--- design/flow/config.mk ---
export PLATFORM = sky130hd
export DESIGN_NAME = MIPS
export DESIGN_NICKNAME = MIPS
export VERILOG_FILES = /design/flow/design.v
export SDC_FILE = /design/flow/constraint.sdc
export NUM_CORES = 4
export LEC_CHECK = 0
export ABC_AREA = 1
export CAP_MARGIN = 20
export CORE_MARGIN = 2
export CORE_UTILIZATION = 72
export PLACE_DENSITY = 0.41
export SLEW_MARGIN = 20
--- design/flow/constraint.sdc ---
create_clock -name core_clock -period 2.67 [get_ports {clk}]
set_input_delay 0.5340 -clock core_clock [delete_from_list [all_inputs] [get_ports {clk}]]
set_output_delay 0.5340 -clock core_clock [all_outputs]
set_load 0.01 [all_outputs]
--- design/flow/design.v ---
module MIPS(
	input clk,
	input rst_n,
	input cpu_en,
	input [7:0] data_read,
	input ram_send,
	input ram_receive,
	output reg cpu_send,
	output reg cpu_receive,
	output reg cpu_ready,
	output reg [15:0] data_addr,
	output reg [7:0] data_store,
	output reg [1:0] mem_ctrl, 
	output reg done
	);
	reg [15:0] R [7:0]; 
	reg [15:0] PC,IR;
	reg [3:0] OP;
	reg [2:0] funct; 
	reg [2:0] state,next_state;
	parameter IDLE = 3'b000,
				 IF = 3'b001,
				 ID = 3'b010,
				 EX = 3'b011,
				 MEM = 3'b100,
				 WB = 3'b101;
	always@(posedge clk)
	begin
		if(~(rst_n&cpu_en))
		begin
			state <= IDLE;
		end
		else
		begin
			case(next_state)
				IDLE:state <= IDLE;
				IF:state <= IF;
				ID:state <= ID;
				EX:state <= EX;
				MEM:state <= MEM;
				WB:state <= WB;
				default:state <= state;
			endcase
		end
	end
	reg [15:0] rs,rt;
	reg [5:0] im;
	reg [11:0] addr;
	reg [15:0] temp;
	reg [1:0] read_cnt;
	reg [1:0] write_cnt;
	reg delay_cnt;
	reg delay_en;
	always@(posedge clk) 
	begin
		if(~(rst_n&cpu_en))
		begin
			cpu_ready <= 1'b0;
			delay_cnt <= 1'b0;
		end
		else if(delay_en)
		begin
			if(delay_cnt)
				cpu_ready <= 1'b0; 
			else
			begin
				cpu_ready <= 1'b1;
				delay_cnt <= 1'b1;
			end
		end
		else
		begin
			cpu_ready <= 1'b0;
			delay_cnt <= 1'b0;
		end
	end
	wire [15:0]PC_1;
	assign PC_1 = PC + 16'd2;
	always@(posedge clk)
	begin
		if(~(rst_n&cpu_en))
		begin
			{R[0],R[1],R[2],R[3],R[4],R[5],R[6],R[7]} <= 128'd0;
			{PC,IR} <= 32'd0;
			{rs,rt} <= 32'd0;
			im <= 6'd0;
			addr <= 12'd0;
			temp <= 16'd0;
			{cpu_receive,cpu_send} <= 2'b00;
			next_state <= IDLE;
			data_addr <= 16'd0;
			data_store <= 8'd0;
			OP <= 4'd0;
			IR <= 16'd0;
			funct <= 3'd0;
			delay_en <= 1'b0;
			done <= 1'b0;
			mem_ctrl <= 2'd0; 
			read_cnt <= 2'd0;
			write_cnt <= 2'd0;
		end
		else
		begin
			case(state)
				IDLE:
				begin
					done <= 1'b0;
					next_state <= IF;
					read_cnt <= 2'd0;
					write_cnt <= 2'd0;
					{cpu_receive,cpu_send} <= 2'b00;
					mem_ctrl <= 2'b00; 
				end
				IF:
				begin
					mem_ctrl <= 2'b10; 
					{cpu_receive,cpu_send} <= 2'b00; 
					if(read_cnt == 2'd0)
					begin
						data_addr <= PC;
						delay_en <= 1'b1;
						if(cpu_receive && ram_send) 
						begin
							cpu_receive <= 1'b0;
							delay_en <= 1'b0;
							read_cnt <= 2'd1;
						end
						else if(ram_send) 
						begin
							IR[15:8] <= data_read;
							if(IR[15:8] == data_read)
								cpu_receive <= 1'b1;
							else
								cpu_receive <= 1'b0;
						end
						else
						begin
							IR[15:8] <= IR[15:8];
							read_cnt <= 2'd0;
						end
					end
					else if(read_cnt == 2'd1)
					begin
						data_addr <= PC + 16'd1;
						delay_en <= 1'b1;
						if(cpu_receive && ram_send) 
						begin
							cpu_receive <= 1'b0;
							delay_en <= 1'b0;
							read_cnt <= 2'd2;
						end
						else if(ram_send) 
						begin
							IR[7:0] <= data_read;
							if(IR[7:0] == data_read)
								cpu_receive <= 1'b1;
							else
								cpu_receive <= 1'b0;
						end
						else
						begin
							IR[7:0] <= IR[7:0];
							read_cnt <= 2'd1;
						end
					end
					else if(read_cnt == 2'd2)
					begin
						next_state <= ID;
						PC <= PC + 16'd2;
						read_cnt <= 2'd0;
						mem_ctrl <= 2'b00; 
						{cpu_receive,cpu_send} <= 2'b00;
					end
					else
					begin
						next_state <= IF;
						PC <= PC;
					end
				end
				ID:
				begin
					OP <= IR[15:12];
					case(IR[11:9])
						3'd0:rs <= R[0];
						3'd1:rs <= R[1];
						3'd2:rs <= R[2];
						3'd3:rs <= R[3];
						3'd4:rs <= R[4];
						3'd5:rs <= R[5];
						3'd6:rs <= R[6];
						3'd7:rs <= R[7];
						default:rs <= 16'd0;
					endcase
					case(IR[8:6])
						3'd0:rt <= R[0];
						3'd1:rt <= R[1];
						3'd2:rt <= R[2];
						3'd3:rt <= R[3];
						3'd4:rt <= R[4];
						3'd5:rt <= R[5];
						3'd6:rt <= R[6];
						3'd7:rt <= R[7];
						default:rt <= 16'd0;
					endcase
					funct <= IR[2:0];
					im <= IR[5:0];
					addr <= IR[11:0];
					next_state <= EX;
				end
				EX:
				begin
					if(OP == 4'b0000) 
					begin
						case(funct)
							3'b000,3'b001:temp <= rs + rt; 
							3'b010,3'b011:temp <= rs - rt; 
							3'b100:temp <= (rs < rt) ? 16'd1:16'd0; 
							3'b101:temp <= rs & rt; 
							3'b110:temp <= rs | rt; 
							3'b111:PC <= rs; 
							default:temp <= 16'd0;
						endcase
					end
					else if(OP[3]) 
					begin
						case(OP)
							4'b1000:temp <= rs + {10'd0,im}; 
							4'b1001:temp <= rs - {10'd0,im}; 
							4'b1010:temp <= rs & {10'd0,im}; 
							4'b1011:temp <= rs | {10'd0,im}; 
							4'b1110:PC <= (rs==rt) ? (PC+16'd2+im<<1):PC; 
							4'b1111:PC <= (rs!=rt) ? (PC+16'd2+im<<1):PC; 
							default:temp <= 16'd0;
						endcase
					end
					else if(OP[2]) 
					begin
						if(OP == 4'b0100) 
							PC <= {PC_1[15:12],addr};
						else if(OP == 4'b0101) 
						begin
							R[7] <= PC;
							PC <= {PC_1[15:12],addr};
						end
					end
					else
						next_state <= IDLE;
					next_state <= MEM;
					read_cnt <= 2'd0;
					write_cnt <= 2'd0;
					data_addr <= 16'd0;
				end
				MEM:
				begin
					case(OP)
						4'b1100: 
							begin
								mem_ctrl <= 2'b10; 
								{cpu_receive,cpu_send} <= 2'b00; 
								if(read_cnt == 2'd0)
								begin
									data_addr <= rs + {10'd0,im};
									delay_en <= 1'b1;
									if(cpu_receive && ram_send) 
									begin
										cpu_receive <= 1'b0;
										delay_en <= 1'b0;
										read_cnt <= 2'd1;
									end
									else if(ram_send) 
									begin
										temp[15:8] <= data_read;
										if(temp[15:8] == data_read)
											cpu_receive <= 1'b1;
										else
											cpu_receive <= 1'b0;
									end
									else
									begin
										temp[15:8] <= temp[15:8];
										read_cnt <= 2'd0;
									end
								end
								else if(read_cnt == 2'd1)
								begin
									data_addr <= rs + {10'd0,im} + 16'd1;
									delay_en <= 1'b1;
									if(cpu_receive && ram_send) 
									begin
										cpu_receive <= 1'b0;
										delay_en <= 1'b0;
										read_cnt <= 2'd2;
									end
									else if(ram_send) 
									begin
										temp[7:0] <= data_read;
										if(temp[7:0] == data_read)
											cpu_receive <= 1'b1;
										else
											cpu_receive <= 1'b0;
									end
									else
									begin
										temp[7:0] <= temp[7:0];
										read_cnt <= 2'd1;
									end
								end
								else if(read_cnt == 2'd2)
								begin
									next_state <= WB;
									read_cnt <= 2'd0;
									mem_ctrl <= 2'b00; 
									{cpu_receive,cpu_send} <= 2'b00;
								end
								else
								begin
									next_state <= MEM;
									temp <= temp;
								end
							end
						4'b1101: 
							begin
								mem_ctrl <= 2'b01; 
								{cpu_receive,cpu_send} <= 2'b00; 
								if(write_cnt == 2'd0)
								begin
									data_addr <= rs + {10'd0,im};
									data_store <= rt[15:8];
									if(cpu_send && ram_receive)
									begin
										cpu_send <= 1'b0;
										write_cnt <= 2'd1;
									end
									else if(data_store == rt[15:8])
										cpu_send <= 1'b1;
									else
									begin
										cpu_send <= 1'b0;
										write_cnt <= 2'd0;
									end
								end
								else if(write_cnt == 2'd1)
								begin
									data_addr <= rs + {10'd0,im} + 16'd1;
									data_store <= rt[7:0];
									if(cpu_send && ram_receive)
									begin
										cpu_send <= 1'b0;
										write_cnt <= 2'd2;
									end
									else if(data_store == rt[7:0])
										cpu_send <= 1'b1;
									else
									begin
										cpu_send <= 1'b0;
										write_cnt <= 2'd1;
									end
								end
								else if(write_cnt == 2'd2)
								begin
									next_state <= WB;
									write_cnt <= 2'd0;
									mem_ctrl <= 2'b00; 
									{cpu_receive,cpu_send} <= 2'b00;
								end
								else
								begin
									next_state <= MEM;
									write_cnt <= write_cnt;
								end
							end
						default:
							begin
								mem_ctrl <= 2'b00; 
								temp <= temp;
								data_store <= 8'd0;
								data_addr <= 8'd0;
								next_state <= WB;
							end
					endcase
				end
				WB:
				begin
					if(OP == 4'b0000) 
					begin
						case(IR[5:3])
							3'd0:R[0] <= temp;
							3'd1:R[1] <= temp;
							3'd2:R[2] <= temp;
							3'd3:R[3] <= temp;
							3'd4:R[4] <= temp;
							3'd5:R[5] <= temp;
							3'd6:R[6] <= temp;
							3'd7:R[7] <= temp;
						endcase
					end
					else if(OP[3]) 
					begin
						if((OP[3:2] == 2'b10) | (OP == 4'b1100)) 
						begin
							case(IR[8:6])
								3'd0:R[0] <= temp;
								3'd1:R[1] <= temp;
								3'd2:R[2] <= temp;
								3'd3:R[3] <= temp;
								3'd4:R[4] <= temp;
								3'd5:R[5] <= temp;
								3'd6:R[6] <= temp;
								3'd7:R[7] <= temp;
							endcase
						end
					end
					else 
						{R[0],R[1],R[2],R[3],R[4],R[5],R[6],R[7]} <= {R[0],R[1],R[2],R[3],R[4],R[5],R[6],R[7]};
					done <= 1'b1;
					next_state <= IDLE;
				end
			endcase
		end
	end
endmodule
--- design/flow/run.sh ---
#!/bin/bash
# the make line also repeats each setting of config.mk as NAME=value (left out here)
make -C /OpenROAD-flow-scripts/flow DESIGN_CONFIG=/design/flow/config.mk WORK_HOME=/design/flow/orfs CLKGATE_MAP_FILE= finish
==> Slide: Implementation Results, run 1 <==
Key Metrics from the Run

Critical path
  – Crit start category: flop
  – CP peak stage delay: 0.63 ns
  – Buf/Inv on CP: 3
  – Levels on crit path: 9
  – Crit. End Element: flop
  – Crit Reg-Reg Endpoint: temp[2]$_SDFFE_PN0P_
  – Worst Reg-to-Reg Cells: 9
  – Critical Path End: temp[2]$_SDFFE_PN0P_
  – Startpoint of the worst-slack reg-to-reg timing path: funct[0]$_SDFFE_PN0P_
  – Worst Path Required: 3.14 ns
  – Slowest CP cell: a31oi_1
  – Critical Path AT: 3.27 ns
  – Critical Path, Cell by Cell: buf_4 -> inv_1 -> nand3_1 -> buf_4 -> o221ai_1 -> a31oi_1 -> o221ai_1 -> nand2_1 -> a21oi_1
  – Worst setup path startpoint: funct[0]$_SDFFE_PN0P_
  – Reg2reg setup slack: -0.13 ns
  – WS Path Type: flop to flop
  – Critical-path maximum fanout: 12
  – CP top delay family: AND-OR/OR-AND gates

Final layout
  – Nets@finish: 2920
  – Area Overhead vs Synth: 16.2%
  – Final core occ: 0.856

Yosys
  – Ys Warns: 2
  – Top cell area share: 0.305
  – Simple share: 0.223
  – Yosys chip area: 18000 sq um
  – Post-synth cell types: 56
  – Top non-seq family: AND-OR/OR-AND gates
  – # Cells Yosys: 2725
  – Flip-flops with a built-in enable: 0
  – Synth area leader: dfxtp_1
  – Main flop type: dfxtp_1
  – Mapped Cells: 2725
  – Top cells by area: dfxtp_1, o21ai_0, nand2_1, a21oi_1, inv_1
  – Flops after synth: 274
  – Xor/xnor share: 0.0278
  – Mapped Area: 18000 sq um
  – Mux share: 0
  – Top cells by count: nand2_1, o21ai_0, inv_1, a21oi_1, dfxtp_1
  – Ao+oa area frac: 0.282
  – Seq/Total Area, Yosys: 0.305
  – FFs w/ async S/R, synth: 0
  – Synth top cell by count: nand2_1
  – Adders+Majority by Area: 0.0578
  – Syn Area/Cell: 6.60 sq um
  – Mapped Nets: 2818

Timing
  – Period minus WS final: 2.80 ns
  – Final max-slew violation count: 0
  – Hold Violations, Final: 0
  – Final worst setup slack: -0.130 ns
  – Worst-Margin Slew: 0.838 ns
  – Final setup viols: 3
  – Final Cycle Share: 1.05
  – RSZ-0062 raised after global routing: yes
  – Max transition margin: 0.427
  – Worst clock skew: 0.0255 ns
  – Peak Freq: 357 MHz

Power
  – Leak: 0.00842 uW
  – Register share of total power: 0.471
  – Pwr top: clock
  – Comb pwr: 242 uW
  – PwrDens: 417 nW/um^2
  – Clk power: 4360 uW
  – Switching Fraction: 0.233
  – Combinational share of power: 0.028
  – Power Total: 8700 uW
  – Worst IR Drop VDD: 0.582 mV
  – Sw Pwr: 2030 uW
  – Clock Power Share: 0.501
  – Seq group: 4100 uW
  – Pint: 6670 uW

Clocking
  – Hold buffers post-CTS: 0
  – Root Driver: clkbuf_16
  – Cts bufs inserted: 29
  – Clk Latency, worst-skew pair: 0.60 ns
  – H-tree Lvls: 1
  – Clk slew on worst S/H paths: 0.07 ns
  – Clock sinks: 274
  – Clk buf depth: 3
  – CTS tree: yes

Drt
  – Wirelength per Cell: 23.6 um
  – Vias: 22286
  – DRC violations left: 0
  – Number of routed nets with antenna violations: 0
  – 1st-pass router iterations: 15
  – Vias per cell: 7.02
  – DR iter-0 viols: 4916
  – Drt total wl: 74900 um

Hold path
  – Hold crit path type: flop to flop
  – Worst Hold Launch: delay_cnt$_SDFF_PN0_
  – Hold Path Depth: 1
  – Min-Delay Endpoint: cpu_ready$_SDFF_PN0_

Global routing
  – Global-route wire length before repair: 112000 um
  – Overflow after GRT: 0
  – GRT Util Overall: 0.545
  – Largest net degree at the start of global routing: 95
  – Antenna violations before repair: 3
  – Number of global-route vias before repair: 20162

Floorplan
  – Core area: 24400 sq um
  – Row Count: 57
  – IO Count: 43
  – Fp_density: 0.737
  – Chip width: 162 um
  – Die area: 26200 sq um
  – Die H: 162 um

Flow run
  – Tool warnings: 73
  – Maxcap violations: 0

Placement
  – Routability cong.: 1.15
  – PortBufs: 42
  – HPWL after DPL: 52600 um

Status
  – Run status: finished with violations
  – Failing Checks: negative setup slack
cell type report:
class	instances	area, sq um
Timing Repair Buffer	222	1830
Multi-Input combinational cell	1971	10900
Fill cell	1540	3500
Sequential cell	274	5500
Antenna cell	1	2.50
Inverter	329	1250
Clock inverter	14	174
Tap cell	324	405
Clock buffer	40	837
what timing repair did:
item / 4_1_cts / 5_1_grt
endpoints found under the hold margin: 0 / 0
pin swaps: 0 / 11
resized: 3 / 84
setup endpoints to repair: 6 / 104
buffers inserted: 0 / 5
layer usage:
metal	wire length, um	vias up	global-route usage
met4	7160	4	0.343
met5	68	-	0
met2	28600	2213	0.776
met3	14000	667	0.229
li1	-	9517	-
met1	25000	9885	0.678
stage by stage:
stage	std cells	worst slack (ns)	area [sq um]	hold WS, ns	setup TNS [ns]
floorplan	2725	0.142	18000	0.375	0
global placement	3115	0.105	19500	0.385	0
detailed placement	3115	-0.0240	19500	0.413	-0.0479
CTS	3169	0.00407	20600	0.424	0
global route	3174	-0.175	20900	0.452	-1.25
finish	3175	-0.130	20900	0.420	-0.160
==> inputs of run 2 (changes only) <==
- ABC_AREA: 1 -> not set
- CAP_MARGIN: 20 -> 35
- CELL_PAD_IN_SITES_DETAIL_PLACEMENT: not set -> 2
- CORE_UTILIZATION: 72 -> 37
- CTS_CLUSTER_DIAMETER: not set -> 253
- GPL_TIMING_DRIVEN: not set -> 1
- MAX_ROUTING_LAYER: not set -> met5
- MIN_ROUTING_LAYER: not set -> met2
- PLACE_DENSITY: 0.41 -> not set
- PLACE_DENSITY_LB_ADDON: not set -> 0.01
- SETUP_SLACK_MARGIN: not set -> 1.3
- SLEW_MARGIN: 20 -> 15
- clock period: 2.67 -> 4.8 ns (I/O delays scaled with it)
==> run 2 against run 1 <==
Now clean on timing, DRC and antenna. Largest cell class unchanged. Clock skew up 0.0094 ns. Register-to-register slack better by 1.3 ns. Combinational power decreased by 42%. Critical path type unchanged. Highest routed layer unchanged. Sequential power down 44%.
==> Slide: Implementation Results, run 2 <==
Key Metrics from the Run

Status
  – Run status: finished clean

Drt
  – Vias: 25742
  – Wirelength per Cell: 32.7 um
  – Drt total wl: 97100 um
  – DR iter-0 viols: 5328
  – 1st-pass router iterations: 16
  – Number of routed nets with antenna violations: 0
  – DRC violations left: 0
  – Vias per cell: 8.67

Floorplan
  – IO Count: 43
  – Fp_density: 0.375
  – Die H: 230 um
  – Core area: 50200 sq um
  – Die area: 52700 sq um
  – Row Count: 82
  – Chip width: 230 um

Final layout
  – Area Overhead vs Synth: 15.6%
  – Flop area: 5530 sq um
  – Finished Cell Area: 21800 sq um
  – Nets@finish: 2353
  – FILL cells: 5565
  – Multi-input logic area: 12600 sq um

Power
  – Clock Power Share: 0.560
  – Clk power: 3080 uW
  – Switching Fraction: 0.248
  – Pint: 4140 uW
  – Seq group: 2280 uW
  – Worst IR Drop VDD: 0.256 mV
  – Comb pwr: 141 uW
  – Leak: 0.00802 uW
  – Register share of total power: 0.414
  – PwrDens: 253 nW/um^2
  – Pwr top: clock
  – Sw Pwr: 1360 uW
  – Combinational share of power: 0.026

Placement
  – Routability cong.: 1.05
  – HPWL after DPL: 67000 um
  – PortBufs: 42
  – Area after DPL: 19900 sq um

Timing
  – Hold Violations, Final: 0
  – Final setup viols: 0
  – Max transition margin: 0.274
  – Peak Freq: 275 MHz
  – Worst clock skew: 0.0350 ns
  – Setup TNS: 0 ns
  – Final Cycle Share: 0.759
  – Final max-slew violation count: 0
  – RSZ-0062 raised after global routing: yes
  – Period minus WS final: 3.64 ns
  – Worst-Margin Slew: 1.08 ns

Critical path
  – CP peak stage delay: 0.59 ns
  – Startpoint of the worst-slack reg-to-reg timing path: rs[2]$_SDFFE_PN0P_
  – Crit Reg-Reg Endpoint: data_addr[13]$_SDFFE_PN0P_
  – Reg2reg setup slack: 1.16 ns
  – Critical Path AT: 4.15 ns
  – Levels on crit path: 9
  – Slowest CP cell: or4b_4
  – Worst Reg-to-Reg Cells: 9
  – WS Path Type: flop to flop
  – CP top delay family: simple AND/OR/NAND/NOR gates
  – Buf/Inv on CP: 1
  – Worst setup path startpoint: rs[2]$_SDFFE_PN0P_
  – Critical Path End: data_addr[13]$_SDFFE_PN0P_
  – Critical-path maximum fanout: 10
  – Crit. End Element: flop
  – Critical Path, Cell by Cell: inv_1 -> ha_4 -> o21ai_0 -> o21ai_2 -> nand4_1 -> xnor2_4 -> or4b_4 -> or4_1 -> a31oi_1
  – Worst Path Required: 5.31 ns
  – Crit start category: flop

Yosys
  – Yosys chip area: 18800 sq um
  – Ao+oa area frac: 0.212
  – Mapped Area: 18800 sq um
  – Main flop type: dfxtp_1
  – Top cells by count: nor2_1, dfxtp_1, mux2i_1, nand2_1, clkbuf_1
  – Synth top cell by count: nor2_1
  – Ys Warns: 2
  – Syn Area/Cell: 8.26 sq um
  – Flip-flops with a built-in enable: 0
  – Xor/xnor share: 0.0548
  – Seq/Total Area, Yosys: 0.291
  – # Cells Yosys: 2281
  – Flops after synth: 274
  – Post-synth cell types: 96
  – Top cell area share: 0.291
  – Mapped Nets: 2374
  – Adders+Majority by Area: 0.0551
  – Synth area leader: dfxtp_1
  – Simple share: 0.178
  – Mux share: 0.148
  – Mapped Cells: 2281
  – Top non-seq family: AND-OR/OR-AND gates
  – Top cells by area: dfxtp_1, mux2i_1, nor2_1, ha_1, mux4_2
  – FFs w/ async S/R, synth: 0

Clocking
  – Clk slew on worst S/H paths: 0.06 ns
  – Root Driver: clkbuf_16
  – Hold buffers post-CTS: 0
  – Clock sinks: 274
  – CTS tree: yes
  – Cts bufs inserted: 36
  – Clk buf depth: 3
  – Clk Latency, worst-skew pair: 0.59 ns
  – H-tree Lvls: 2

Global routing
  – Antenna violations before repair: 0
  – Largest net degree at the start of global routing: 127
  – Number of global-route vias before repair: 29576
  – Overflow after GRT: 0
  – GRT Util Overall: 0.548
  – Global-route wire length before repair: 141000 um

Hold path
  – Min-Delay Endpoint: cpu_ready$_SDFF_PN0_
  – Hold crit path type: flop to flop
  – Worst Hold Launch: delay_cnt$_SDFF_PN0_
  – Hold Path Depth: 1

Flow run
  – Tool warnings: 75
  – Maxcap violations: 0
-- run 2: what timing repair did --
item                       4_1_cts  5_1_grt
setup endpoints to repair       35       30
setup buffers                    0       14
pin swaps                        1        8
resized                         33       48
-- run 2: area by class of cell --
type,instances,share of cell area
diodes,10,0.00115
multi-input cells,1730,0.577
inverters,78,0.0141
repair buffers,140,0.0566
clock buffers,52,0.0493
clock inverters,14,0.00966
well taps,672,0.0386
flip-flops and latches,274,0.254
-- run 2: per-layer routing --
metal  part of all wire  up-vias  global-route usage
li1                   -     8148                   -
met1                  0     8216                   -
met2               0.46     8149               0.630
met3               0.40     1163               0.691
met4               0.12       66               0.179
met5              0.021        -               0.359
-- run 2: through the flow --
step	std cells	power, uW	hold slack, ns	setup slack, ns	util
after floorplan	2281	2410	0.367	1.49	-
after global placement	2866	2460	0.370	0.720	0.396
after detailed placement	2872	2460	0.382	0.702	0.397
after CTS	2938	5440	0.390	1.30	0.425
after global routing	2960	5580	0.418	1.13	0.433
final	2970	5500	0.385	1.16	0.434
==> inputs of run 3 (changes only) <==
- ABC_AREA: not set -> 0
- CAP_MARGIN: 35 -> 10
- CELL_PAD_IN_SITES_GLOBAL_PLACEMENT: not set -> 0
- CORE_ASPECT_RATIO: not set -> 1.4
- CORE_UTILIZATION: 37 -> 39
- CTS_CLUSTER_DIAMETER: 253 -> not set
- GPL_ROUTABILITY_DRIVEN: not set -> 1
- GPL_TIMING_DRIVEN: 1 -> not set
- MAX_ROUTING_LAYER: met5 -> not set
- MIN_ROUTING_LAYER: met2 -> not set
- PLACE_DENSITY: not set -> 0.42
- PLACE_DENSITY_LB_ADDON: 0.01 -> not set
- SETUP_SLACK_MARGIN: 1.3 -> 0.63
- SLEW_MARGIN: 15 -> 20
- clock period: 4.8 -> 2.71 ns (I/O delays scaled with it)
==> run 3 against run 2 <==
The flow now stops in global routing. Synthesized cell count stayed put. Die size decreased by 5.0%. Area after synthesis unchanged.
==> Slide: Implementation Results, run 3 <==
Implementation Results

Yosys
  – Ys Warns: 2
  – Mapped Nets: 2374
  – Simple share: 0.178
  – Top cell area share: 0.291
  – Top non-seq family: AND-OR/OR-AND gates
  – Mapped Area: 18800 sq um
  – Syn Area/Cell: 8.26 sq um
  – # Cells Yosys: 2281
  – Adders+Majority by Area: 0.0551
  – Synth area leader: dfxtp_1
  – Ao+oa area frac: 0.212
  – Flops after synth: 274
  – Xor/xnor share: 0.0548
  – FFs w/ async S/R, synth: 0
  – Top cells by count: nor2_1, dfxtp_1, mux2i_1, nand2_1, clkbuf_1
  – Mapped Cells: 2281
  – Mux share: 0.148
  – Yosys chip area: 18800 sq um
  – Flip-flops with a built-in enable: 0
  – Seq/Total Area, Yosys: 0.291
  – Post-synth cell types: 96
  – Top cells by area: dfxtp_1, mux2i_1, nor2_1, ha_1, mux4_2
  – Synth top cell by count: nor2_1
  – Main flop type: dfxtp_1

Floorplan
  – IO Count: 43
  – Chip width: 190 um
  – Die H: 264 um
  – Core area: 47900 sq um
  – Row Count: 95
  – Die area: 50100 sq um
  – Fp_density: 0.393

Status
  – Run status: aborted with a tool error
  – Failing step: global routing

Placement
  – HPWL after DPL: 72200 um
  – Routability cong.: 0.980
  – PortBufs: 42
  – Area after DPL: 22900 sq um

Clocking
  – Cts bufs inserted: 31
  – Clock sinks: 274
  – H-tree Lvls: 1
  – Hold buffers post-CTS: 0
  – Root Driver: clkbuf_16
  – Clk buf depth: 3
run 3: what timing repair did:
action	CTS
cloned	8
endpoints found under the setup margin	220
resized	317
buffers inserted	67
pin swaps	129
run 3: per-stage QoR:
stage               std cells  hold slack, ns  setup WS [ns]  TNS [ns]
floorplan                2281           0.367         -0.367     -1.05
global placement         3118           0.372         -0.414     -8.17
detailed placement       3118           0.380         -0.483    -10.11
CTS                      3251           0.390         -0.374     -7.96
==> inputs of run 4 (changes only) <==
- ABC_AREA: 0 -> not set
- CAP_MARGIN: 10 -> 20
- CELL_PAD_IN_SITES_DETAIL_PLACEMENT: 2 -> not set
- CELL_PAD_IN_SITES_GLOBAL_PLACEMENT: 0 -> not set
- CORE_ASPECT_RATIO: 1.4 -> not set
- CORE_UTILIZATION: 39 -> 40
- GPL_ROUTABILITY_DRIVEN: 1 -> not set
- PLACE_DENSITY: 0.42 -> not set
- SETUP_SLACK_MARGIN: 0.63 -> 1.25
- clock period: 2.71 -> 4.36 ns (I/O delays scaled with it)
==> run 4 against run 3 <==
The run now finishes clean. Area after synthesis unchanged. Synthesized cell count is the same. Die size is 2.5% lower.
==> Slide: Implementation Results, run 4 <==
Key Metrics from the Run

Status
  – Run status: finished clean

Floorplan
  – Die area: 48800 sq um
  – Core area: 46600 sq um
  – IO Count: 43
  – Row Count: 79
  – Chip width: 221 um
  – Fp_density: 0.405
  – Die H: 221 um

Power
  – Pint: 4200 uW
  – Worst IR Drop VDD: 0.265 mV
  – Clk power: 2860 uW
  – Sw Pwr: 1320 uW
  – PwrDens: 253 nW/um^2
  – Leak: 0.00808 uW
  – Comb pwr: 145 uW
  – Switching Fraction: 0.238
  – Register share of total power: 0.455
  – Pwr top: clock
  – Seq group: 2510 uW
  – Clock Power Share: 0.519
  – Combinational share of power: 0.026
  – Power Total: 5520 uW

Clocking
  – Clk slew on worst S/H paths: 0.06 ns
  – H-tree Lvls: 2
  – Clock sinks: 274
  – Clk Latency, worst-skew pair: 0.56 ns
  – Hold buffers post-CTS: 0
  – Cts bufs inserted: 35
  – CTS tree: yes
  – Clk buf depth: 3
  – Root Driver: clkbuf_16

Global routing
  – GRT Util Overall: 0.293
  – Global-route wire length before repair: 110000 um
  – Overflow after GRT: 0
  – Number of global-route vias before repair: 16883
  – Antenna violations before repair: 2
  – Largest net degree at the start of global routing: 122

Critical path
  – WS Path Type: flop to flop
  – Levels on crit path: 10
  – Crit. End Element: flop
  – Critical Path AT: 3.71 ns
  – Critical Path End: temp[15]$_SDFFE_PN0P_
  – Startpoint of the worst-slack reg-to-reg timing path: addr[2]$_SDFFE_PN0P_
  – Worst Path Required: 4.77 ns
  – Worst Reg-to-Reg Cells: 10
  – CP top delay family: AND-OR/OR-AND gates
  – Reg2reg setup slack: 1.07 ns
  – Crit start category: flop
  – Critical-path maximum fanout: 20
  – Worst setup path startpoint: addr[2]$_SDFFE_PN0P_
  – Crit Reg-Reg Endpoint: temp[15]$_SDFFE_PN0P_
  – Slowest CP cell: a222oi_1
  – Buf/Inv on CP: 1
  – CP peak stage delay: 0.48 ns
  – Critical Path, Cell by Cell: buf_4 -> ha_4 -> o21ai_0 -> o21ai_2 -> and2_2 -> nand4_1 -> xnor2_2 -> a221o_1 -> a222oi_1 -> a31oi_1

Final layout
  – Finished Cell Area: 21800 sq um
  – Finished Layout Cells: 2904
  – Nets@finish: 2367
  – Area Overhead vs Synth: 15.8%
  – FILL cells: 4529
  – Final core occ: 0.469

Drt
  – DRC violations left: 0
  – Number of routed nets with antenna violations: 0
  – Drt total wl: 74800 um
  – Ant diodes: 0
  – Vias per cell: 6.30
  – Vias: 18297
  – DR iter-0 viols: 2161
  – 1st-pass router iterations: 5
  – Wirelength per Cell: 25.8 um

Yosys
  – Synth top cell by count: nor2_1
  – Main flop type: dfxtp_1
  – Ys Warns: 2
  – Synth area leader: dfxtp_1
  – Ao+oa area frac: 0.212
  – Flip-flops with a built-in enable: 0
  – Mapped Nets: 2374
  – # Cells Yosys: 2281
  – Top cells by area: dfxtp_1, mux2i_1, nor2_1, ha_1, mux4_2
  – Mapped Cells: 2281
  – Top cell area share: 0.291
  – Mux share: 0.148
  – Simple share: 0.178
  – Post-synth cell types: 96
  – Top cells by count: nor2_1, dfxtp_1, mux2i_1, nand2_1, clkbuf_1
  – Adders+Majority by Area: 0.0551
  – FFs w/ async S/R, synth: 0
  – Top non-seq family: AND-OR/OR-AND gates
  – Mapped Area: 18800 sq um
  – Seq/Total Area, Yosys: 0.291
  – Yosys chip area: 18800 sq um
  – Flops after synth: 274
  – Syn Area/Cell: 8.26 sq um
  – Xor/xnor share: 0.0548

Hold path
  – Hold Path Depth: 1
  – Min-Delay Endpoint: cpu_ready$_SDFF_PN0_
  – Hold crit path type: flop to flop
  – Worst Hold Launch: delay_cnt$_SDFF_PN0_

Timing
  – Max transition margin: 0.287
  – Final Cycle Share: 0.755
  – RSZ-0062 raised after global routing: yes
  – Final setup viols: 0
  – Hold Violations, Final: 0
  – Peak Freq: 304 MHz
  – Worst-Margin Slew: 1.07 ns
  – Period minus WS final: 3.29 ns
  – Worst clock skew: 0.0231 ns
  – Final max-slew violation count: 0
  – Setup TNS: 0 ns

Placement
  – HPWL after DPL: 53600 um
  – Placed Cells: 2810
  – PortBufs: 42
  – Area after DPL: 19900 sq um
  – Routability cong.: 0.978

Flow run
  – Maxcap violations: 0
  – Tool warnings: 74
run 4: cell type report:
| type | count | area (sq um) | area share |
|---|---|---|---|
| Timing Repair Buffer | 155 | 1340 | 0.0614 |
| Clock inverter | 9 | 78.8 | 0.00361 |
| Inverter | 78 | 303 | 0.0139 |
| Sequential cell | 274 | 5530 | 0.253 |
| Clock buffer | 51 | 1040 | 0.0475 |
| Tap cell | 607 | 759 | 0.0348 |
| Multi-Input combinational cell | 1730 | 12800 | 0.585 |
run 4: layer usage:
layer	vias to the layer above	wire [um]	global-route usage
met3	162	7110	0.0547
met4	2	3310	0.128
met1	8916	31600	0.401
met5	-	8	0
met2	972	32800	0.448
li1	8245	-	-
run 4: timing repair:
item | 4_1_cts | 5_1_grt
gates cloned | 0 | 1
resized | 70 | 60
setup endpoints to repair | 33 | 53
pin swaps | 20 | 28
setup buffers | 15 | 18
endpoints found under the hold margin | 0 | 0
run 4: per-stage QoR:
step	worst slack (ns)	hold WS, ns
detailed placement	0.665	0.375
global route	1.02	0.402
global placement	0.698	0.371
floorplan	1.26	0.367
finish	1.07	0.385
CTS	1.08	0.383
==> inputs of run 5 (changes only) <==
- CAP_MARGIN: 20 -> 40
- CELL_PAD_IN_SITES_DETAIL_PLACEMENT: not set -> 0
- CELL_PAD_IN_SITES_GLOBAL_PLACEMENT: not set -> 0
- CORE_ASPECT_RATIO: not set -> 0.58
- CORE_UTILIZATION: 40 -> 69
- GPL_TIMING_DRIVEN: not set -> 0
- MAX_ROUTING_LAYER: not set -> met5
- MIN_ROUTING_LAYER: not set -> met2
- PLACE_DENSITY_LB_ADDON: not set -> 0.23
- SETUP_SLACK_MARGIN: 1.25 -> 1.88
- SLEW_MARGIN: 20 -> 15
- clock period: 4.36 -> 10.0 ns (I/O delays scaled with it)
==> run 5 against run 4 <==
The flow now stops in global routing. Synthesized cell count is the same. Area after synthesis is the same. Die size shrank 41%.
==> Slide: Implementation Results, run 5 <==
Implementation Results

Clocking
  – Root Driver: clkbuf_16
  – Hold buffers post-CTS: 0
  – Post CTS Setup Buffer Count: 0
  – Post-CTS Resized: 0
  – Clock sinks: 274
  – H-tree Lvls: 1
  – Cts bufs inserted: 25
  – Clk buf depth: 3

Floorplan
  – Row Count: 45
  – IO Count: 43
  – Fp_density: 0.710
  – Die H: 130 um
  – Core area: 26500 sq um
  – Chip width: 221 um
  – Die area: 28700 sq um

Placement
  – Routability cong.: 1.47
  – PortBufs: 34
  – Placed Cells: 2680
  – HPWL after DPL: 58500 um
  – Area after DPL: 19700 sq um

Yosys
  – Synth top cell by count: nor2_1
  – Xor/xnor share: 0.0548
  – Mapped Cells: 2281
  – Top cell area share: 0.291
  – Ys Warns: 2
  – Seq/Total Area, Yosys: 0.291
  – Simple share: 0.178
  – FFs w/ async S/R, synth: 0
  – Top cells by count: nor2_1, dfxtp_1, mux2i_1, nand2_1, clkbuf_1
  – Syn Area/Cell: 8.26 sq um
  – Main flop type: dfxtp_1
  – # Cells Yosys: 2281
  – Mux share: 0.148
  – Top non-seq family: AND-OR/OR-AND gates
  – Mapped Nets: 2374
  – Post-synth cell types: 96
  – Synth area leader: dfxtp_1
  – Flops after synth: 274
  – Top cells by area: dfxtp_1, mux2i_1, nor2_1, ha_1, mux4_2
  – Adders+Majority by Area: 0.0551
  – Yosys chip area: 18800 sq um
  – Mapped Area: 18800 sq um
  – Ao+oa area frac: 0.212
  – Flip-flops with a built-in enable: 0

Status
  – Failing step: global routing
  – First Err: [ERROR GRT-0116] Global routing finished with congestion. Check the congestion regions in the DRC Viewer.
  – Run status: aborted with a tool error

Global routing
  – GRT Util Overall: 0.931
  – Overflow after GRT: 1214
==> run 5: layer usage <==
layer	track usage	overflow
met2	0.876	55
met3	1.14	1008
met5	0.932	86
met1	-	-
met4	0.679	65
==> run 5: through the flow <==
stage               hold WS [ns]  power [uW]  setup WS (ns)  utilization
CTS                        0.398        2220           5.49        0.778
detailed placement         0.393        1190           5.19        0.744
global placement           0.379        1180           5.25        0.740
floorplan                  0.367        1160           6.41            -
==> inputs of run 6 (changes only) <==
- CAP_MARGIN: 40 -> 20
- CELL_PAD_IN_SITES_GLOBAL_PLACEMENT: 0 -> not set
- CORE_ASPECT_RATIO: 0.58 -> 0.59
- CORE_MARGIN: 2 -> 4
- CORE_UTILIZATION: 69 -> 23
- GPL_TIMING_DRIVEN: 0 -> not set
- MAX_ROUTING_LAYER: met5 -> met4
- MIN_ROUTING_LAYER: met2 -> met1
- PLACE_DENSITY_LB_ADDON: 0.23 -> 0.14
- SETUP_SLACK_MARGIN: 1.88 -> not set
- SLEW_MARGIN: 15 -> 20
- clock period: 10.0 -> 3.07 ns (I/O delays scaled with it)
==> run 6 against run 5 <==
The layout now fails its checks (negative setup slack). Die size increased to 3.0 times the previous value. Synthesized cell count unchanged. Area after synthesis unchanged.
==> Slide: Implementation Results, run 6 <==
Key Metrics from the Run

Yosys
  – Synth top cell by count: nor2_1
  – Yosys chip area: 18800 sq um
  – Adders+Majority by Area: 0.0551
  – Xor/xnor share: 0.0548
  – Ao+oa area frac: 0.212
  – Post-synth cell types: 96
  – FFs w/ async S/R, synth: 0
  – Ys Warns: 2
  – Top cells by count: nor2_1, dfxtp_1, mux2i_1, nand2_1, clkbuf_1
  – Mux share: 0.148
  – Syn Area/Cell: 8.26 sq um
  – Top non-seq family: AND-OR/OR-AND gates
  – Flops after synth: 274
  – Mapped Nets: 2374
  – # Cells Yosys: 2281
  – Mapped Area: 18800 sq um
  – Flip-flops with a built-in enable: 0
  – Simple share: 0.178
  – Main flop type: dfxtp_1
  – Mapped Cells: 2281
  – Top cells by area: dfxtp_1, mux2i_1, nor2_1, ha_1, mux4_2
  – Seq/Total Area, Yosys: 0.291
  – Top cell area share: 0.291
  – Synth area leader: dfxtp_1

Power
  – Power Total: 7850 uW
  – Worst IR Drop VDD: 0.368 mV
  – Pint: 5930 uW
  – Clock Power Share: 0.514
  – Sw Pwr: 1920 uW
  – Clk power: 4030 uW
  – Comb pwr: 249 uW
  – PwrDens: 329 nW/um^2
  – Register share of total power: 0.454
  – Seq group: 3560 uW
  – Leak: 0.00912 uW
  – Pwr top: clock
  – Switching Fraction: 0.244
  – Combinational share of power: 0.032

Clocking
  – Cts bufs inserted: 31
  – H-tree Lvls: 1
  – Clk slew on worst S/H paths: 0.07 ns
  – CTS tree: yes
  – Clock sinks: 274
  – Clk buf depth: 3
  – Hold buffers post-CTS: 0
  – Clk Latency, worst-skew pair: 0.62 ns
  – Root Driver: clkbuf_16

Floorplan
  – Row Count: 80
  – Fp_density: 0.233
  – Core area: 81000 sq um
  – IO Count: 43
  – Chip width: 381 um
  – Die area: 86700 sq um
  – Die H: 228 um

Hold path
  – Min-Delay Endpoint: cpu_ready$_SDFF_PN0_
  – Hold Path Depth: 1
  – Worst Hold Launch: delay_cnt$_SDFF_PN0_
  – Hold crit path type: flop to flop

Status
  – Failing Checks: negative setup slack
  – Run status: finished with violations

Critical path
  – Worst Path Required: 3.63 ns
  – Reg2reg setup slack: -0.11 ns
  – WS Path Type: flop to flop
  – Critical Path, Cell by Cell: inv_1 -> ha_2 -> inv_1 -> o21a_1 -> buf_4 -> nor3_1 -> and3_2 -> nand3_1 -> o31a_1 -> a31oi_1 -> buf_4 -> o221a_2
  – Worst Reg-to-Reg Cells: 12
  – Slowest CP cell: ha_2
  – CP top delay family: AND-OR/OR-AND gates
  – Crit Reg-Reg Endpoint: data_addr[10]$_SDFFE_PN0P_
  – Levels on crit path: 12
  – Critical Path End: data_addr[10]$_SDFFE_PN0P_
  – Critical-path maximum fanout: 8
  – Crit start category: flop
  – Worst setup path startpoint: addr[3]$_SDFFE_PN0P_
  – Startpoint of the worst-slack reg-to-reg timing path: addr[3]$_SDFFE_PN0P_
  – Buf/Inv on CP: 4
  – CP peak stage delay: 0.44 ns
  – Crit. End Element: flop
  – Critical Path AT: 3.74 ns

Timing
  – Final Cycle Share: 1.04
  – Worst clock skew: 0.0111 ns
  – Worst hold slack: 0.404 ns
  – Hold Violations, Final: 0
  – Final worst setup slack: -0.109 ns
  – RSZ-0062 raised after global routing: yes
  – Period minus WS final: 3.18 ns
  – Final max-slew violation count: 0
  – Setup TNS: -0.434 ns
  – Final setup viols: 5
  – Worst-Margin Slew: 0.942 ns
  – Max transition margin: 0.372
  – Peak Freq: 315 MHz

Drt
  – Vias: 19146
  – DR iter-0 viols: 2339
  – Vias per cell: 5.37
  – 1st-pass router iterations: 5
  – Number of routed nets with antenna violations: 0
  – Drt total wl: 94900 um
  – DRC violations left: 0
  – Wirelength per Cell: 26.6 um

Flow run
  – Maxcap violations: 0
  – Tool warnings: 73

Global routing
  – Global-route wire length before repair: 136000 um
  – Antenna violations before repair: 8
  – Overflow after GRT: 0
  – GRT Util Overall: 0.216
  – Largest net degree at the start of global routing: 99
  – Number of global-route vias before repair: 17958

Final layout
  – Final core occ: 0.294
  – Multi-input logic area: 12700 sq um
  – Area Overhead vs Synth: 26.6%
  – FILL cells: 8686
  – Nets@finish: 2570
  – Flop area: 5500 sq um

Placement
  – HPWL after DPL: 73600 um
  – Routability cong.: 0.937
  – PortBufs: 42
  – Worst slack at placement: -0.358 ns
==> run 6: per-stage QoR <==
stage                     cell area, sq um  std cells
after floorplan                      18900       2281
after global placement               22300       3507
after detailed placement             22300       3507
after CTS                            23500       3565
after global routing                 23800       3567
final                                23800       3567
==> run 6: cell type report <==
| class | count | share of cell area |
|---|---|---|
| Tap cell | 1066 | 0.0559 |
| Inverter | 78 | 0.0123 |
| Timing Repair Buffer | 362 | 0.125 |
| Antenna cell | 1 | 0.000105 |
| Multi-Input combinational cell | 1730 | 0.531 |
| Sequential cell | 274 | 0.231 |
| Clock inverter | 10 | 0.00520 |
| Clock buffer | 46 | 0.0395 |
==> run 6: metal layers <==
| metal | routed length [um] | GRT usage | vias up |
|---|---|---|---|
| li1 | - | - | 8656 |
| met1 | 50700 | 0.355 | 9573 |
| met2 | 34000 | 0.261 | 830 |
| met3 | 8840 | 0.0458 | 87 |
| met4 | 1280 | 0.0265 | 0 |
| met5 | 0 | - | - |
==> run 6: timing repair <==
action,4_1_cts,5_1_grt
pin swaps,15,15
endpoints found under the setup margin,24,34
resized,31,49
buffers inserted,2,1
==> inputs of run 7 (changes only) <==
- CELL_PAD_IN_SITES_DETAIL_PLACEMENT: 0 -> not set
- CORE_ASPECT_RATIO: 0.59 -> not set
- CORE_MARGIN: 4 -> 2
- CORE_UTILIZATION: 23 -> 40
- MAX_ROUTING_LAYER: met4 -> not set
- MIN_ROUTING_LAYER: met1 -> not set
- PLACE_DENSITY_LB_ADDON: 0.14 -> not set
- clock period: 3.07 -> 7.42 ns (I/O delays scaled with it)
==> run 7 against run 6 <==
The run now finishes clean. Register-to-register slack gained 3.5 ns. Worst setup slack gained 3.5 ns. Cell count shrank 21%. First-iteration DRC count shrank 16%. Sequential power shrank 58%. Die size shrank 44%.
==> Slide: Implementation Results, run 7 <==
Key Metrics from the Run

Hold path
  – Hold Path Depth: 1
  – Hold crit path type: flop to flop
  – Worst Hold Launch: delay_cnt$_SDFF_PN0_
  – Min-Delay Endpoint: cpu_ready$_SDFF_PN0_

Critical path
  – Startpoint of the worst-slack reg-to-reg timing path: funct[0]$_SDFFE_PN0P_
  – Crit start category: flop
  – Critical Path AT: 4.46 ns
  – Worst Path Required: 7.87 ns
  – Slowest CP cell: dfxtp_1
  – Worst Reg-to-Reg Cells: 10
  – Critical-path maximum fanout: 12
  – Critical Path, Cell by Cell: inv_1 -> ha_1 -> ha_1 -> nand2_1 -> nor3_1 -> and3_1 -> nand3_1 -> or4_1 -> a31oi_1 -> nor2_1
  – Reg2reg setup slack: 3.42 ns
  – Crit Reg-Reg Endpoint: data_addr[14]$_SDFFE_PN0P_
  – WS Path Type: flop to flop
  – Buf/Inv on CP: 1
  – Levels on crit path: 10
  – Worst setup path startpoint: funct[0]$_SDFFE_PN0P_
  – CP top delay family: simple AND/OR/NAND/NOR gates
  – CP peak stage delay: 0.83 ns
  – Critical Path End: data_addr[14]$_SDFFE_PN0P_
  – Critical path's most frequent cell: ha_1
  – Crit. End Element: flop

Final layout
  – Multi-input logic area: 12300 sq um
  – Area Overhead vs Synth: 10.1%
  – FILL cells: 4580
  – Finished Cell Area: 20700 sq um
  – Nets@finish: 2295
  – Flop area: 5490 sq um
  – Finished Layout Cells: 2834

Timing
  – Final worst setup slack: 3.42 ns
  – Worst-Margin Slew: 1.07 ns
  – Final Cycle Share: 0.540
  – Final setup viols: 0
  – RSZ-0062 raised after global routing: no
  – Worst clock skew: 0.0227 ns
  – Max transition margin: 0.289
  – Hold Violations, Final: 0
  – Setup TNS: 0 ns
  – Period minus WS final: 4.00 ns
  – Peak Freq: 250 MHz
  – Final max-slew violation count: 0

Placement
  – PortBufs: 42
  – Routability cong.: 0.986
  – Placed Cells: 2773
  – Area after DPL: 19500 sq um
  – Worst slack at placement: 3.05 ns
  – HPWL after DPL: 49700 um

Clocking
  – Clk Latency, worst-skew pair: 0.56 ns
  – CTS tree: yes
  – H-tree Lvls: 2
  – Post-CTS Resized: 0
  – Hold buffers post-CTS: 0
  – Post CTS Setup Buffer Count: 0
  – Cts bufs inserted: 34
  – Clk buf depth: 3
  – Root Driver: clkbuf_16
  – Clock sinks: 274
  – Clk slew on worst S/H paths: 0.06 ns

Yosys
  – Yosys chip area: 18800 sq um
  – FFs w/ async S/R, synth: 0
  – Xor/xnor share: 0.0548
  – # Cells Yosys: 2281
  – Top cell area share: 0.291
  – Top cells by count: nor2_1, dfxtp_1, mux2i_1, nand2_1, clkbuf_1
  – Syn Area/Cell: 8.26 sq um
  – Mapped Area: 18800 sq um
  – Post-synth cell types: 96
  – Mux share: 0.148
  – Simple share: 0.178
  – Top non-seq family: AND-OR/OR-AND gates
  – Top cells by area: dfxtp_1, mux2i_1, nor2_1, ha_1, mux4_2
  – Synth area leader: dfxtp_1
  – Seq/Total Area, Yosys: 0.291
  – Adders+Majority by Area: 0.0551
  – Ys Warns: 2
  – Flops after synth: 274
  – Main flop type: dfxtp_1
  – Flip-flops with a built-in enable: 0
  – Mapped Cells: 2281
  – Synth top cell by count: nor2_1
  – Mapped Nets: 2374
  – Ao+oa area frac: 0.212

Power
  – PwrDens: 161 nW/um^2
  – Clock Power Share: 0.535
  – Seq group: 1480 uW
  – Worst IR Drop VDD: 0.129 mV
  – Combinational share of power: 0.023
  – Switching Fraction: 0.227
  – Pwr top: clock
  – Pint: 2590 uW
  – Comb pwr: 75.6 uW
  – Register share of total power: 0.442
  – Clk power: 1790 uW
  – Sw Pwr: 758 uW
  – Leak: 0.00760 uW

Flow run
  – Maxcap violations: 0
  – Tool warnings: 70

Drt
  – 1st-pass router iterations: 6
  – Ant diodes: 0
  – DR iter-0 viols: 1963
  – Vias: 17775
  – Vias per cell: 6.27
  – Number of routed nets with antenna violations: 0
  – DRC violations left: 0
  – Drt total wl: 70400 um
  – Wirelength per Cell: 24.8 um

Floorplan
  – Chip width: 221 um
  – IO Count: 43
  – Row Count: 79
  – Core area: 46600 sq um
  – Die H: 221 um
  – Die area: 48800 sq um
  – Fp_density: 0.405

Global routing
  – GRT Util Overall: 0.278
  – Global-route wire length before repair: 105000 um
  – Number of global-route vias before repair: 16685
  – Antenna violations before repair: 1
  – Largest net degree at the start of global routing: 97
  – Overflow after GRT: 0

Status
  – Run status: finished clean
## run 7: metal layers
layer | part of all wire | GRT usage
met1 | 0.43 | 0.376
met2 | 0.45 | 0.432
met3 | 0.084 | 0.0526
met4 | 0.044 | 0.121
met5 | 0.00030 | 0
## run 7: per-stage QoR
stage	hold slack [ns]	util	power, uW
after floorplan	0.367	-	1560
after global placement	0.398	0.420	1580
after detailed placement	0.400	0.420	1580
after CTS	0.399	0.446	3370
after global routing	0.412	0.446	3430
final	0.398	0.446	3340
## run 7: area by class of cell
type	instances	area share
multi-input cells	1730	0.591
flip-flops and latches	274	0.265
clock buffers	49	0.0486
well taps	607	0.0366
repair buffers	84	0.0355
inverters	78	0.0141
clock inverters	12	0.00923
==> inputs of run 8 (changes only) <==
- ABC_AREA: not set -> 1
- CORE_UTILIZATION: 40 -> 72
- CTS_CLUSTER_SIZE: not set -> 79
- PLACE_DENSITY_LB_ADDON: not set -> 0.01
- SETUP_SLACK_MARGIN: not set -> 1.64
- clock period: 7.42 -> 5.68 ns (I/O delays scaled with it)
==> run 8 against run 7 <==
Sequential share of layout area rose by 1.9 points. Total power rose by 22%. Combinational power rose by 34%. Critical path type unchanged. First-iteration DRC count rose by 120%. Die size fell by 46%. Clock skew rose by 0.0012 ns. Design area fell by 6.8%. Largest power group unchanged. Still clean. Non-clock buffer count fell by 26. Global-route usage rose by 24 points. Core utilization rose by 35 points. Critical endpoint is now R[3][15]$_SDFFE_PN0P_.
==> Slide: Implementation Results, run 8 <==
Key Metrics from the Run

Status
  – Run status: finished clean

Clocking
  – CTS tree: yes
  – Cts bufs inserted: 29
  – Clk Latency, worst-skew pair: 0.59 ns
  – Hold buffers post-CTS: 0
  – Clk buf depth: 3
  – H-tree Lvls: 1
  – Root Driver: clkbuf_16
  – Clk slew on worst S/H paths: 0.06 ns
  – Post-CTS Resized: 0
  – Clock sinks: 274
  – Post CTS Setup Buffer Count: 0

Yosys
  – Adders+Majority by Area: 0.0578
  – Mapped Nets: 2818
  – Top non-seq family: AND-OR/OR-AND gates
  – Top cell area share: 0.305
  – Mux share: 0
  – FFs w/ async S/R, synth: 0
  – Top cells by area: dfxtp_1, o21ai_0, nand2_1, a21oi_1, inv_1
  – Main flop type: dfxtp_1
  – Post-synth cell types: 56
  – Syn Area/Cell: 6.60 sq um
  – Mapped Area: 18000 sq um
  – Xor/xnor share: 0.0278
  – Mapped Cells: 2725
  – Synth area leader: dfxtp_1
  – Synth top cell by count: nand2_1
  – Seq/Total Area, Yosys: 0.305
  – Simple share: 0.223
  – Flops after synth: 274
  – Flip-flops with a built-in enable: 0
  – # Cells Yosys: 2725
  – Yosys chip area: 18000 sq um
  – Top cells by count: nand2_1, o21ai_0, inv_1, a21oi_1, dfxtp_1
  – Ys Warns: 2
  – Ao+oa area frac: 0.282

Critical path
  – Startpoint of the worst-slack reg-to-reg timing path: OP[3]$_SDFFE_PN0P_
  – WS Path Type: flop to flop
  – Levels on crit path: 8
  – Critical Path End: R[3][15]$_SDFFE_PN0P_
  – Buf/Inv on CP: 2
  – Slowest CP cell: dfxtp_1
  – Crit Reg-Reg Endpoint: R[3][15]$_SDFFE_PN0P_
  – Crit. End Element: flop
  – Critical-path maximum fanout: 22
  – Worst Path Required: 6.18 ns
  – Crit start category: flop
  – CP top delay family: simple AND/OR/NAND/NOR gates
  – Critical Path AT: 4.35 ns
  – Worst Reg-to-Reg Cells: 8
  – Worst setup path startpoint: OP[3]$_SDFFE_PN0P_
  – Reg2reg setup slack: 1.83 ns
  – Critical Path, Cell by Cell: inv_2 -> nor2_1 -> a21oi_1 -> nor2_1 -> nand2_1 -> inv_1 -> o21ai_0 -> a21oi_1
  – CP peak stage delay: 0.84 ns

Power
  – Switching Fraction: 0.231
  – Clock Power Share: 0.502
  – Power Total: 4080 uW
  – Combinational share of power: 0.025
  – Clk power: 2050 uW
  – Register share of total power: 0.473
  – Pwr top: clock
  – Seq group: 1930 uW
  – Sw Pwr: 941 uW
  – Pint: 3140 uW
  – PwrDens: 211 nW/um^2
  – Worst IR Drop VDD: 0.286 mV
  – Leak: 0.00754 uW
  – Comb pwr: 101 uW

Final layout
  – FILL cells: 1826
  – Nets@finish: 2756
  – Area Overhead vs Synth: 7.51%

Timing
  – Final Cycle Share: 0.677
  – RSZ-0062 raised after global routing: no
  – Hold Violations, Final: 0
  – Setup TNS: 0 ns
  – Max transition margin: 0.241
  – Worst hold slack: 0.419 ns
  – Final max-slew violation count: 0
  – Worst-Margin Slew: 1.13 ns
  – Peak Freq: 260 MHz
  – Period minus WS final: 3.85 ns
  – Final setup viols: 0
  – Worst clock skew: 0.0239 ns

Placement
  – PortBufs: 42
  – Routability cong.: 1.12
  – HPWL after DPL: 49500 um

Drt
  – Vias per cell: 7.05
  – Drt total wl: 70500 um
  – DR iter-0 viols: 4221
  – Number of routed nets with antenna violations: 0
  – DRC violations left: 0
  – Wirelength per Cell: 23.4 um
  – 1st-pass router iterations: 13
  – Vias: 21226

Global routing
  – Overflow after GRT: 0
  – Number of global-route vias before repair: 19261
  – Antenna violations before repair: 1
  – GRT Util Overall: 0.522
  – Global-route wire length before repair: 107000 um
  – Largest net degree at the start of global routing: 177

Hold path
  – Worst Hold Launch: delay_cnt$_SDFF_PN0_
  – Hold crit path type: flop to flop
  – Hold Path Depth: 1
  – Min-Delay Endpoint: cpu_ready$_SDFF_PN0_

Floorplan
  – Die area: 26200 sq um
  – Row Count: 57
  – Chip width: 162 um
  – Die H: 162 um
  – Core area: 24400 sq um
  – IO Count: 43
  – Fp_density: 0.737

Flow run
  – Maxcap violations: 0
  – Tool warnings: 73
==> run 8: metal layers <==
layer | vias up | part of all wire | global-route usage
met5 | - | 0.00018 | 0
met1 | 9346 | 0.34 | 0.663
met4 | 2 | 0.089 | 0.334
met3 | 563 | 0.18 | 0.170
li1 | 9193 | - | -
met2 | 2122 | 0.40 | 0.763
==> run 8: cell type report <==
cell class / count / area, sq um / share of cell area
Timing Repair Buffer: 58 / 553 / 0.0286
Clock inverter: 15 / 209 / 0.0108
Sequential cell: 274 / 5490 / 0.284
Tap cell: 324 / 405 / 0.0210
Multi-Input combinational cell: 1971 / 10600 / 0.550
Inverter: 329 / 1240 / 0.0642
Clock buffer: 38 / 800 / 0.0414
Antenna cell: 1 / 2.50 / 0.000130
==> run 8: through the flow <==
stage	util	worst slack (ns)	area (sq um)	instances
after floorplan	-	3.15	18000	2725
after global placement	0.750	2.26	18300	2956
after detailed placement	0.751	2.22	18300	2956
after CTS	0.792	2.10	19300	3009
after global routing	0.792	1.78	19300	3009
final	0.792	1.83	19300	3010
==> inputs of run 9 (changes only) <==
- CAP_MARGIN: 20 -> 15
- CELL_PAD_IN_SITES_DETAIL_PLACEMENT: not set -> 0
- CORE_UTILIZATION: 72 -> 64
- CTS_CLUSTER_SIZE: 79 -> 90
- GPL_ROUTABILITY_DRIVEN: not set -> 0
- MAX_ROUTING_LAYER: not set -> met4
- MIN_ROUTING_LAYER: not set -> met1
- PLACE_DENSITY_LB_ADDON: 0.01 -> 0.24
- SETUP_SLACK_MARGIN: 1.64 -> not set
- TNS_END_PERCENT: not set -> 100
- clock period: 5.68 -> 7.78 ns (I/O delays scaled with it)
==> run 9 against run 8 <==
First-iteration DRC count shrank 18%. Flip-flop count is the same. Synthesized cell count is the same. Design area shrank 0.16%. Highest routed layer is now met4.
==> Slide: Implementation Results, run 9 <==
Key Metrics from the Run

Critical path
  – CP peak stage delay: 0.85 ns
  – Worst setup path startpoint: OP[3]$_SDFFE_PN0P_
  – Critical path's most frequent cell: nor2_1
  – Levels on crit path: 10
  – Critical Path AT: 4.68 ns
  – Critical-path maximum fanout: 22
  – Crit Reg-Reg Endpoint: R[6][4]$_SDFFE_PN0P_
  – Crit start category: flop
  – Buf/Inv on CP: 4
  – Critical Path End: R[6][4]$_SDFFE_PN0P_
  – Worst Reg-to-Reg Cells: 10
  – Startpoint of the worst-slack reg-to-reg timing path: OP[3]$_SDFFE_PN0P_
  – Critical Path, Cell by Cell: inv_2 -> nor2_1 -> a21oi_1 -> nor2_1 -> inv_1 -> nor2_1 -> buf_4 -> inv_1 -> o21ai_0 -> a21oi_1
  – Worst Path Required: 8.20 ns
  – CP top delay family: simple AND/OR/NAND/NOR gates
  – WS Path Type: flop to flop
  – Reg2reg setup slack: 3.52 ns
  – Crit. End Element: flop
  – Slowest CP cell: dfxtp_1

Timing
  – Period minus WS final: 4.26 ns
  – Worst hold slack: 0.389 ns
  – RSZ-0062 raised after global routing: no
  – Final setup viols: 0
  – Final Cycle Share: 0.547
  – Setup TNS: 0 ns
  – Max transition margin: 0.133
  – Worst-Margin Slew: 1.27 ns
  – Final max-slew violation count: 0
  – Worst clock skew: 0.0175 ns
  – Peak Freq: 235 MHz
  – Hold Violations, Final: 0

Final layout
  – Final core occ: 0.696
  – Area Overhead vs Synth: 7.35%
  – FILL cells: 2343
  – Nets@finish: 2756

Power
  – Register share of total power: 0.495
  – Comb pwr: 71.0 uW
  – Clk power: 1370 uW
  – Combinational share of power: 0.025
  – Worst IR Drop VDD: 0.195 mV
  – PwrDens: 147 nW/um^2
  – Switching Fraction: 0.221
  – Sw Pwr: 628 uW
  – Pwr top: sequential cells
  – Clock Power Share: 0.480
  – Leak: 0.00749 uW
  – Pint: 2220 uW
  – Seq group: 1410 uW

Yosys
  – Flip-flops with a built-in enable: 0
  – Ao+oa area frac: 0.282
  – Top non-seq family: AND-OR/OR-AND gates
  – Syn Area/Cell: 6.60 sq um
  – Top cell area share: 0.305
  – Simple share: 0.223
  – Flops after synth: 274
  – Mapped Nets: 2818
  – Synth top cell by count: nand2_1
  – Seq/Total Area, Yosys: 0.305
  – Top cells by count: nand2_1, o21ai_0, inv_1, a21oi_1, dfxtp_1
  – Mapped Cells: 2725
  – Ys Warns: 2
  – Mapped Area: 18000 sq um
  – Main flop type: dfxtp_1
  – FFs w/ async S/R, synth: 0
  – Mux share: 0
  – Xor/xnor share: 0.0278
  – # Cells Yosys: 2725
  – Post-synth cell types: 56
  – Yosys chip area: 18000 sq um
  – Top cells by area: dfxtp_1, o21ai_0, nand2_1, a21oi_1, inv_1
  – Adders+Majority by Area: 0.0578
  – Synth area leader: dfxtp_1

Clocking
  – Clock sinks: 274
  – CTS tree: yes
  – Cts bufs inserted: 28
  – Post CTS Setup Buffer Count: 0
  – Clk slew on worst S/H paths: 0.06 ns
  – Clk buf depth: 3
  – H-tree Lvls: 1
  – Clk Latency, worst-skew pair: 0.55 ns
  – Post-CTS Resized: 0
  – Hold buffers post-CTS: 0
  – Root Driver: clkbuf_16

Global routing
  – Overflow after GRT: 0
  – Largest net degree at the start of global routing: 109
  – Number of global-route vias before repair: 18084
  – Antenna violations before repair: 2
  – Global-route wire length before repair: 101000 um
  – GRT Util Overall: 0.454

Hold path
  – Worst Hold Launch: delay_cnt$_SDFF_PN0_
  – Min-Delay Endpoint: cpu_ready$_SDFF_PN0_
  – Hold crit path type: flop to flop
  – Hold Path Depth: 1

Drt
  – Drt total wl: 66600 um
  – Vias per cell: 6.67
  – DR iter-0 viols: 3460
  – Number of routed nets with antenna violations: 0
  – DRC violations left: 0
  – DR WL met2: 26400 um
  – 1st-pass router iterations: 12
  – Top sig layer: met4
  – Vias: 20457
  – Post-Route M1 WL: 24600 um
  – DR WL met3: 11100 um
  – Wirelength per Cell: 21.7 um

Floorplan
  – IO Count: 43
  – Die H: 172 um
  – Row Count: 61
  – Core area: 27700 sq um
  – Chip width: 172 um
  – Die area: 29400 sq um
  – Fp_density: 0.649

Placement
  – HPWL after DPL: 47600 um
  – PortBufs: 42

Flow run
  – Maxcap violations: 0
  – Tool warnings: 74

Status
  – Run status: finished clean
==> run 9: cell type report <==
type	instances	area [sq um]	share of cell area
antenna	2	5.00	0.000259
clock buffer	43	818	0.0424
clock inverter	9	100	0.00519
inverter	329	1240	0.0643
multi-input combinational	1971	10600	0.551
sequential	274	5490	0.284
tap	378	473	0.0245
timing repair buffer	59	548	0.0284
==> run 9: per-stage QoR <==
stage               cells  power (uW)  area [sq um]  setup WS [ns]
global placement     3011        1510         18400           3.44
floorplan            2725        1480         18000           5.13
finish               3065        2840         19300           3.52
CTS                  3063        2830         19300           3.83
global route         3065        2890         19300           3.57
detailed placement   3011        1510         18400           3.32
==> run 9: routing by layer <==
layer	GRT usage	vias up
met5	-	-
met4	0.250	0
met3	0.147	376
met2	0.624	1771
met1	0.586	9131
li1	-	9179
==> inputs of run 10 (changes only) <==
- CAP_MARGIN: 15 -> 20
- CELL_PAD_IN_SITES_DETAIL_PLACEMENT: 0 -> not set
- CORE_UTILIZATION: 64 -> 72
- CTS_CLUSTER_SIZE: 90 -> 10
- GPL_ROUTABILITY_DRIVEN: 0 -> not set
- MAX_ROUTING_LAYER: met4 -> not set
- MIN_ROUTING_LAYER: met1 -> not set
- PLACE_DENSITY: not set -> 0.36
- PLACE_DENSITY_LB_ADDON: 0.24 -> not set
- SETUP_SLACK_MARGIN: not set -> 0.39
- TNS_END_PERCENT: 100 -> not set
- clock period: 7.78 -> 2.8 ns (I/O delays scaled with it)
==> run 10 against run 9 <==
The flow now stops in global routing. Synthesized cell count unchanged. Die size decreased by 11%. Area after synthesis unchanged.
==> Slide: Implementation Results, run 10 <==
Implementation Results

Status
  – Run status: aborted with a tool error
  – Failing step: global routing
  – First Err: [ERROR GRT-0232] Routing congestion too high. Check the congestion heatmap in the GUI.

Yosys
  – Synth top cell by count: nand2_1
  – Ys Warns: 2
  – Adders+Majority by Area: 0.0578
  – Mapped Nets: 2818
  – Top non-seq family: AND-OR/OR-AND gates
  – Mapped Cells: 2725
  – Mapped Area: 18000 sq um
  – Flip-flops with a built-in enable: 0
  – Mux share: 0
  – Synth area leader: dfxtp_1
  – FFs w/ async S/R, synth: 0
  – Top cells by area: dfxtp_1, o21ai_0, nand2_1, a21oi_1, inv_1
  – Simple share: 0.223
  – Xor/xnor share: 0.0278
  – Top cells by count: nand2_1, o21ai_0, inv_1, a21oi_1, dfxtp_1
  – Ao+oa area frac: 0.282
  – # Cells Yosys: 2725
  – Post-synth cell types: 56
  – Seq/Total Area, Yosys: 0.305
  – Flops after synth: 274
  – Yosys chip area: 18000 sq um
  – Syn Area/Cell: 6.60 sq um
  – Main flop type: dfxtp_1
  – Top cell area share: 0.305

Floorplan
  – Die H: 162 um
  – Die area: 26200 sq um
  – Fp_density: 0.737
  – IO Count: 43
  – Core area: 24400 sq um
  – Chip width: 162 um
  – Row Count: 57

Global routing
  – Overflow after GRT: 2
  – GRT Util Overall: 0.818

Clocking
  – Clk buf depth: 3
  – Cts bufs inserted: 34
  – Root Driver: clkbuf_16
  – Clock sinks: 274
  – H-tree Lvls: 2

Placement
  – Routability cong.: 1.15
  – Area after DPL: 19300 sq um
  – HPWL after DPL: 52000 um
  – PortBufs: 42
  – Worst slack at placement: 0.0529 ns
  – Placed Cells: 3079
## run 10: stage by stage
| stage | power (uW) | hold WS [ns] |
|---|---|---|
| 2_1_floorplan | 4120 | 0.375 |
| 3_3_place_gp | 4210 | 0.385 |
| 3_5_place_dp | 4210 | 0.390 |
| 4_1_cts | 8210 | 0.397 |
## run 10: metal layers
metal | overflow | global-route usage
met5 | 0 | 0.473
met4 | 0 | 0.757
met3 | 0 | 0.755
met2 | 2 | 0.925
met1 | 0 | 0.822
## run 10: what timing repair did
| action | 4_1_cts |
|---|---|
| resized | 117 |
| hold buffers | 0 |
| pin swaps | 23 |
| setup buffers | 16 |
| endpoints found under the setup margin | 70 |
Power is estimated from default activity; no workload was simulated.
